== build 19 ==
==> flow/design.v (excerpt) <==
module Attention_top #(
    parameter INPUT_WIDTH = 8,
    parameter NUM_CODE_WIDTH = 5,
    parameter MATRIX_SIZE = 3,
    parameter ADDR_WIDTH = $clog2(MATRIX_SIZE**2<<2),
    parameter OUTPUT_WIDTH = $clog2(MATRIX_SIZE*(2**INPUT_WIDTH))-1
)(
    input clk,
    input reset_n,
    input start,
    input softmax_req,DATA_write_EN,
    input  [INPUT_WIDTH*MATRIX_SIZE-1:0] Q_INPUT,
    input [INPUT_WIDTH*MATRIX_SIZE-1:0] MATRIX_INPUT,
    output reg [MATRIX_SIZE*OUTPUT_WIDTH-1:0] Output_RESULT,
    input output_req
);
For scale: roughly 6,500 cells after synthesis, about 81 I/O pins, about 0.058 mm2 of cells after synthesis.
clock: 2.48 ns
lec_check: 0
abc_area: 1
cap_margin: 20
core_aspect_ratio: 1.39
core_margin: 2
core_utilization: 72
cts_cluster_diameter: 397
cts_cluster_size: 98
place_density: 0.4
setup_slack_margin: 0.29
slew_margin: 20
run.sh (not shown) runs the stock make flow with config.mk's settings and CLKGATE_MAP_FILE=.
Build 19: it failed during global routing (5_1_grt), and the tool reported GRT-0232.
What build 89 does differently from build 19 at the input level:
Settings: ABC_AREA removed (was 1); CTS_CLUSTER_SIZE removed (was 98); PLACE_DENSITY removed (was 0.4); CTS_CLUSTER_DIAMETER removed (was 397); SETUP_SLACK_MARGIN removed (was 0.29); CORE_ASPECT_RATIO removed (was 1.39); CORE_UTILIZATION changed from 72 to 40; the clock period (ns, I/O delays scaled along) changed from 2.48 to 7.29.
Findings:
Half-perimeter wire length of the detailed placement result, build 19 and build 89: larger value in build 19. Both conditions hold for build 89: the flow ran to the end and the final layout passed the timing, DRC and antenna checks. Sequential element share of the synthesized area: build 19 vs build 89 — no meaningful difference. Compared build 89 against build 19; synthesized area within noise. Between build 19 and build 89, the post-synthesis adder-cell area fraction does not differ in any meaningful way. Total of hold buffers inserted after clock tree synthesis was lower in build 89 than in build 19. Build 19 → build 89: fraction of the core area occupied by cells at floorplan now smaller, die extent in x now larger, area of placed instances now smaller.
Input-level comparison between build 40 and build 89:
Settings: a change of CORE_UTILIZATION from 40 to 62; an added ABC_AREA of 1; a change of the clock period (ns, I/O delays scaled along) from 7.29 to 2.53.
Notes after the runs:
- Across build 89 and build 40, a clean result was obtained everywhere but in build 40.
- Build 40 completed end to end; final checks failed (negative setup slack).
- Compared with build 89, build 40 shows aggregate routed wire length higher by 21%.
- Looking at highest fanout seen on the critical path, build 40 sits 22 below build 89.
- Summary of the comparison: met3 routing resource usage after global routing is higher in build 40, relative to build 89.
Edits applied to the flow inputs when going from build 40 to build 86:
Settings: putting CORE_ASPECT_RATIO at 0.5 where nothing was set; putting CTS_CLUSTER_DIAMETER at 397 where nothing was set; putting SETUP_SLACK_MARGIN at 0.55 where nothing was set; putting CTS_CLUSTER_SIZE at 98 where nothing was set; putting PLACE_DENSITY at 0.4 where nothing was set; swapping 62 for 72 in CORE_UTILIZATION.
==> comparison <==
Build 86 got as far as global routing (5_1_grt), where a tool error ended the run. Build 86 and build 40 ended up with nearly the same multiplexer share of the synthesized area. Reported for build 86 and build 40, number of distinct library cells after synthesis turned out identical to the last digit. Build 86 vs. build 40: synthesized flop and latch total about even, width of the die increased 96 um, number of H-tree levels decreased 2, clock buffer count from CTS fell 102. Looking at number of cells in the design after placement, build 86 sits 2.7% lower than build 40 does. As far as post-synthesis cell count goes, build 86 and build 40 are indistinguishable; the numbers are identical. Die area | build 86 < build 40. Cell area after placement for build 86 is lower than for build 40.
Inputs modified between build 86 and build 49:
Settings: clearing CORE_ASPECT_RATIO, which used to be 0.5; clearing SETUP_SLACK_MARGIN, which used to be 0.55; clearing CTS_CLUSTER_DIAMETER, which used to be 397; clearing PLACE_DENSITY, which used to be 0.4; clearing ABC_AREA, which used to be 1; swapping 72 for 66 in CORE_UTILIZATION; clearing CTS_CLUSTER_SIZE, which used to be 98; swapping 2.53 for 3.43 in the clock period (ns, I/O delays scaled along).
--- outcome ---
No stage failed in build 49, and the final checks on the layout all came back clean.
Yosys chip area across build 86 and build 49: no real change.
The number of flip-flops and latches in the synthesized netlist on build 86 is in line with that on build 49.
Build 49 vs. build 86: die area up 0.0071 mm2; and-or/or-and share of the synthesized area up 2.3 points; xor/xnor share of the synthesized area up 1.8 points.
Number of instances in the synthesized netlist, build 49 vs build 86: down by more than 10%
What build 2 does differently from build 49 at the input level:
Settings: changing CORE_UTILIZATION from 66 to 37; changing the clock period (ns, I/O delays scaled along) from 3.43 to 4.14.
## What came out
The final layouts of build 2 and build 49 pass the timing, DRC and antenna checks.
Sort build 2 and build 49 by share of total power in sequential cells, descending, and build 2 comes first.
Relative to build 49, wire length has gone down in build 2.
Summary of the comparison: total of fill cells in the finished design is higher in build 2, relative to build 49.
Build 2 vs build 49 — total clock buffers created by CTS rose 14%.
Build 2 improves on build 49 in first-iteration DRC count.
Run comparison: build 49 largest power group combinational logic; build 2 largest power group sequential cells


Attention_top again, from the RTL that the note above started with.
export LEC_CHECK = 0
export ABC_AREA = 1
export CAP_MARGIN = 20
export CORE_MARGIN = 2
export CORE_UTILIZATION = 72
export CTS_CLUSTER_DIAMETER = 230
export CTS_CLUSTER_SIZE = 37
export HOLD_SLACK_MARGIN = 0.29
export PLACE_DENSITY = 0.37
export SETUP_SLACK_MARGIN = 0.59
export SLEW_MARGIN = 20
create_clock -name core_clock -period 2.09 [get_ports {clk}]
The baseline did not get past global routing (5_1_grt).
Next try:
Settings changed: CORE_UTILIZATION 72 to 62, CTS_CLUSTER_DIAMETER 230 to unset, CTS_CLUSTER_SIZE 37 to unset, HOLD_SLACK_MARGIN 0.29 to unset, PLACE_DENSITY 0.37 to unset, SETUP_SLACK_MARGIN 0.59 to unset.
Clock period 2.09 ns to 2.3 ns, I/O delays scaled along.
What happened: The new run reached the layout checks and failed them: negative setup slack; area after synthesis does not change; die area came out higher by about a fifth; synthesized cell count is unchanged.
Next try:
Settings changed: ABC_AREA 1 to unset, CORE_UTILIZATION 62 to 72, CTS_CLUSTER_SIZE set to 21, SETUP_SLACK_MARGIN set to 0.38.
Clock period 2.3 ns to 3.43 ns, I/O delays scaled along.
With this change the flow completed with no timing, DRC or antenna violations.
Die area goes down by roughly a tenth.
Flip-flop count is unchanged.
Clock-buffer cell count went up by 3.
Core utilization increases by 1.9 points.
Via count shrinks by about a fifth.
Sequential share of layout area grows by 5.5 points.
Register-to-register slack gains 0.89 ns.
Maximum frequency shrinks by a little under a tenth.
Power is estimated from default activity; no workload was simulated.
